== exp/sierra ==
## sdram_logger
module sdram_logger (
    input         clk,           
    input         rst_n,         
    input  [23:0] timestamp,     
    input  [79:0] geig_data,     
    input  [79:0] mag_data,      
    input         next_byte,     
    input  [15:0] sdram_dq_in,   
    output [15:0] sdram_dq_out,  
    output        sdram_dq_oe,   
    output [12:0] sdram_a,
    output [1:0]  sdram_ba,
    output        sdram_clk_en,
    output        sdram_cke,
    output        sdram_cs,
    output        sdram_ras,
    output        sdram_cas,
    output        sdram_we,
    output        sdram_dqml,
    output        sdram_dqmu,
    output [7:0]  byte_out       
);
Size: ~3,100 cells after synthesis, ~660 flip-flops, about 250 I/O pins, about 33,000 sq um of cells after synthesis.
clock: 14.0 ns
lec_check: 0
cap_margin: 20
cell_pad_in_sites_detail_placement: 2
core_margin: 2
core_utilization: 40
gpl_routability_driven: 0
slew_margin: 20
run.sh (not shown) runs the stock make flow with config.mk's settings and CLKGATE_MAP_FILE=.
diff inputs: exp/sierra => exp/lagoon
==> flow/config.mk <==
export PLATFORM = sky130hd
export DESIGN_NAME = sdram_logger
export DESIGN_NICKNAME = sdram_logger
export VERILOG_FILES = /design/flow/design.v
export SDC_FILE = /design/flow/constraint.sdc
export NUM_CORES = 4
export LEC_CHECK = 0
export CAP_MARGIN = 20
export CORE_MARGIN = 2
export CORE_UTILIZATION = 40
export SLEW_MARGIN = 20
==> results <==
exp/lagoon finished every stage and its layout cleared the timing, DRC and antenna checks. In the metrics for exp/sierra and exp/lagoon, the one carrying the higher number of diodes is exp/sierra. Critical path startpoint: timestamp[14] -> exp/sierra, timestamp[15] -> exp/lagoon. Total power: exp/lagoon below exp/sierra. Going from exp/sierra to exp/lagoon, proportion of power drawn by combinational gates fell 1.2 points; number of detailed-routing iterations run before antenna repair rose 2.
## Diff of input files: exp/cedar against exp/lagoon
-- flow/config.mk --
<<< exp/lagoon, line 8
export CAP_MARGIN = 20
export CORE_MARGIN = 2
export CORE_UTILIZATION = 40
export SLEW_MARGIN = 20
>>> exp/cedar, line 8
export CAP_MARGIN = 20
export CORE_MARGIN = 2
export CORE_UTILIZATION = 55
export CTS_CLUSTER_DIAMETER = 400
export PLACE_DENSITY = 0.4
export SLEW_MARGIN = 20
==> flow/constraint.sdc <==
create_clock -name core_clock -period 11.7 [get_ports {clk}]
set_input_delay 2.3400 -clock core_clock [delete_from_list [all_inputs] [get_ports {clk}]]
set_output_delay 2.3400 -clock core_clock [all_outputs]
set_load 0.01 [all_outputs]
Results
- Looking only at global-route wire length before repair, and setting everything else aside, the higher value of exp/cedar and exp/lagoon goes to exp/lagoon.
- Comparing exp/lagoon against exp/cedar, there is no change at all in total of cells resized after clock tree synthesis.
- Taking exp/lagoon as the reference, in exp/cedar design area fell 0.97%; internal power of the cells shows an increase of 17%; critical path data arrival time decreased by 0.65 ns relative to the old numbers; power after layout now sits higher; register-to-register slack lost 0.70 ns.
- Of exp/cedar and exp/lagoon, the higher portion of total power attributed to combinational logic belongs to exp/cedar.


== alpha ==
Starting RTL as in the previous note.
==> flow/config.mk <==
export PLATFORM = sky130hd
export DESIGN_NAME = sdram_logger
export DESIGN_NICKNAME = sdram_logger
export VERILOG_FILES = /design/flow/design.v
export SDC_FILE = /design/flow/constraint.sdc
export NUM_CORES = 4
export LEC_CHECK = 0
export ABC_AREA = 0
export CAP_MARGIN = 5
export CELL_PAD_IN_SITES_DETAIL_PLACEMENT = 0
export CELL_PAD_IN_SITES_GLOBAL_PLACEMENT = 0
export CORE_ASPECT_RATIO = 0.92
export CORE_MARGIN = 2
export CORE_UTILIZATION = 68
export CTS_CLUSTER_SIZE = 87
export GPL_ROUTABILITY_DRIVEN = 1
export MAX_ROUTING_LAYER = met5
export SLEW_MARGIN = 20
==> flow/constraint.sdc <==
create_clock -name core_clock -period 5.9 [get_ports {clk}]
set_input_delay 1.1800 -clock core_clock [delete_from_list [all_inputs] [get_ports {clk}]]
set_output_delay 1.1800 -clock core_clock [all_outputs]
set_load 0.01 [all_outputs]
Finished, but not clean: alpha, with setup timing.
The inputs of beta differ from those of alpha as listed below.
- GPL_ROUTABILITY_DRIVEN removed (was 1)
- ABC_AREA removed (was 0)
- CELL_PAD_IN_SITES_GLOBAL_PLACEMENT removed (was 0)
- CAP_MARGIN changed from 5 to 20
- MAX_ROUTING_LAYER removed (was met5)
- CELL_PAD_IN_SITES_DETAIL_PLACEMENT removed (was 0)
- CORE_ASPECT_RATIO removed (was 0.92)
- CTS_CLUSTER_SIZE removed (was 87)
- CORE_UTILIZATION changed from 68 to 40
- the clock period (ns, I/O delays scaled along) changed from 5.9 to 21.4
- Summary of beta and alpha: one run falls short of a clean finish, namely alpha.
- The run showing the greater global-route wire length before repair is alpha.
- Run comparison: alpha slowest stage cell on the critical path sky130_fd_sc_hd__or4_4; beta slowest stage cell on the critical path sky130_fd_sc_hd__or4_1
- Per the comparison of beta with alpha, total die size shows an increase of 69%; synthesis area per yosys did not really move.
Input-level comparison between gamma and beta:
- swapping 40 for 71 in CORE_UTILIZATION
- putting CTS_CLUSTER_SIZE at 34 where nothing was set
- swapping 20 for 0 in CAP_MARGIN
- swapping 21.4 for 7.25 in the clock period (ns, I/O delays scaled along)
Notes after the runs:
Apart from gamma, each of beta and gamma ends the flow with a layout that passes the timing, DRC and antenna checks. Completing all stages was not enough for gamma: its layout failed the final checks because of setup timing. Looking at global-route usage across beta and gamma, the one that comes out higher is gamma. Total sequential power ended up 200% higher on gamma than on beta. Compared with beta, gamma shows non-clock buffer count that has gone up by more than a quarter. Changes observed in gamma relative to beta: total cell area at the placement stage moved up; number of well taps moved down; total power consumption of the routed design moved up; met2 usage in global routing moved up; core utilization moved up.
Modified inputs, delta compared to gamma
- an added TNS_END_PERCENT of 5
- an added SETUP_SLACK_MARGIN of 2.11
- an added CTS_CLUSTER_DIAMETER of 29
--- outcome ---
- global routing (5_1_grt): delta exited with error
- Per the comparison of delta with gamma, count of H-tree levels built during CTS went up 1; post-detailed-placement cell area neither gained nor lost much.
- Comparing gamma against delta, there is no change at all in XOR/XNOR share of the synthesized area.
- When delta is measured against gamma, its global placer's final weighted congestion turns out about 5% higher.


sdram_logger again, from the RTL that the note above started with.
Settings: LEC_CHECK=0, ABC_AREA=0, CAP_MARGIN=15, CELL_PAD_IN_SITES_DETAIL_PLACEMENT=0, CELL_PAD_IN_SITES_GLOBAL_PLACEMENT=0, CORE_ASPECT_RATIO=0.92, CORE_MARGIN=2, CORE_UTILIZATION=72, CTS_CLUSTER_SIZE=37, GPL_ROUTABILITY_DRIVEN=0, MAX_ROUTING_LAYER=met5, PLACE_DENSITY=0.66, SETUP_SLACK_MARGIN=-0.01, SLEW_MARGIN=20; clock period 7.76 ns.
The starting point completed, yet does not pass: negative setup slack.
Then changed:
ABC_AREA = 1   (was 0)
CAP_MARGIN = 0   (was 15)
CELL_PAD_IN_SITES_DETAIL_PLACEMENT = 1   (was 0)
CORE_ASPECT_RATIO = 1.59   (was 0.92)
CORE_MARGIN = 5   (was 2)
CORE_UTILIZATION = 40   (was 72)
CTS_CLUSTER_SIZE = 87   (was 37)
GPL_ROUTABILITY_DRIVEN = 1   (was 0)
GPL_TIMING_DRIVEN = 0   (was unset)
MAX_ROUTING_LAYER = met4   (was met5)
MIN_ROUTING_LAYER = met1   (was unset)
PLACE_DENSITY = unset   (was 0.66)
PLACE_DENSITY_LB_ADDON = 0.15   (was unset)
SETUP_SLACK_MARGIN = 1.56   (was -0.01)
SLEW_MARGIN = 15   (was 20)
TNS_END_PERCENT = 5   (was unset)
- Now the flow completed with no timing, DRC or antenna violations
- area after synthesis drops by 1.0%
- global-route usage drops by 13 points
- worst setup slack gets better by 0.32 ns
- die area climbs by 84%
- final area climbs by 5.1%
- sequential power goes down by about 1%
- power increases by 5.6%


Setup of build 21:
Starting RTL as in the previous note.
export LEC_CHECK = 0
export ABC_AREA = 0
export CAP_MARGIN = 20
export CORE_ASPECT_RATIO = 0.76
export CORE_MARGIN = 7
export CORE_UTILIZATION = 35
export CTS_CLUSTER_DIAMETER = 265
export CTS_CLUSTER_SIZE = 23
export GPL_ROUTABILITY_DRIVEN = 1
export MAX_ROUTING_LAYER = met4
export PLACE_DENSITY = 0.47
export SLEW_MARGIN = 20
create_clock -name core_clock -period 19.8 [get_ports {clk}]
Edits applied to the flow inputs when going from build 21 to build 71:
Settings: GPL_ROUTABILITY_DRIVEN no longer set, was 1; CTS_CLUSTER_SIZE no longer set, was 23; CTS_CLUSTER_DIAMETER no longer set, was 265; CORE_UTILIZATION now 64, was 35; PLACE_DENSITY_LB_ADDON now 0.24, previously not set; PLACE_DENSITY no longer set, was 0.47; ABC_AREA no longer set, was 0; MAX_ROUTING_LAYER no longer set, was met4; CORE_ASPECT_RATIO no longer set, was 0.76; SETUP_SLACK_MARGIN now -1.9, previously not set; the clock period (ns, I/O delays scaled along) now 19.0, was 19.8.
--- outcome ---
- No run among build 21 and build 71 stopped early or left any final violation; all are clean.
- Build 71 against build 21: share of power burned in registers down 8.4 points, non-clock buffer share of cell area down 0.19 points.
- Relative to build 21, share of the final layout cell area in multi-input gates decreased by 0.54 points in build 71.
- Build 71 vs. build 21: pin slew with the least headroom to its limit +0.067 ns; finished layout cell area up 1.4%.
- [compare] base=build 21 new=build 71: proportion of cell area occupied by registers -0.65 points; insertion delay of the later-clocked pin in the worst-skew pair ~0 delta; number of non-filler instances in the completed layout -506; global-route wire length before repair -16,000 microns; layout filler cell count -5,660.
Setup changes, build 71 to build 49
Settings: a change of CORE_MARGIN from 7 to 2; a deleted SETUP_SLACK_MARGIN that had been -1.9; a deleted PLACE_DENSITY_LB_ADDON that had been 0.24; a change of CORE_UTILIZATION from 64 to 40; a change of the clock period (ns, I/O delays scaled along) from 19.0 to 13.1.
Post-placement cell area went up slightly going from build 71 to build 49. Comparing build 71 and build 49, combinational fraction of design power is higher on build 71. Summary of build 49 over build 71: worst IR drop on VDD higher; area added between synthesis and finish +2.6 points; worst hold slack after final layout barely changed. Non-clock buffer count, build 71 and build 49, lower one = build 71. Routed length on met3 of build 49 falls short of that of build 71 by more than a quarter. Going from build 71 to build 49, total half-perimeter wirelength after legalization and detailed placement grows by about 5%. In terms of first-pass GRT wire length, build 71 and build 49 differ only marginally. Final cell area: build 49 above build 71. Die size: build 49 higher than build 71.
[inputs] build 30 vs build 49
Settings: CORE_UTILIZATION changed from 40 to 58; the clock period (ns, I/O delays scaled along) changed from 13.1 to 7.25.
[summary]
Layout checks on build 30: not met. Flow itself completed; violations: negative setup slack. A busiest metal layer after global routing of met1 is what build 49 shows, while met2 belongs to build 30. Build 30 improves on build 49 in wire length of the first global-routing pass. Setup slack: build 30 vs build 49 down 1.05 ns. From build 49 to build 30 the numbers moved as follows: clock power share fell by 1.8 points; combined global-route utilization of all metal layers rose by 9.5 points. Relative to build 49, via count of the routed design has gone up in build 30. Build 30 ended with more post-cts gate resize count than build 49. Compared with build 49, routed length on met3 in build 30 increased by more than a quarter. Compared with build 49, build 30 shows a sum of negative setup slack that is 1.00 ns lower.
No activity file was given, so power comes from the tool's default toggle rates.
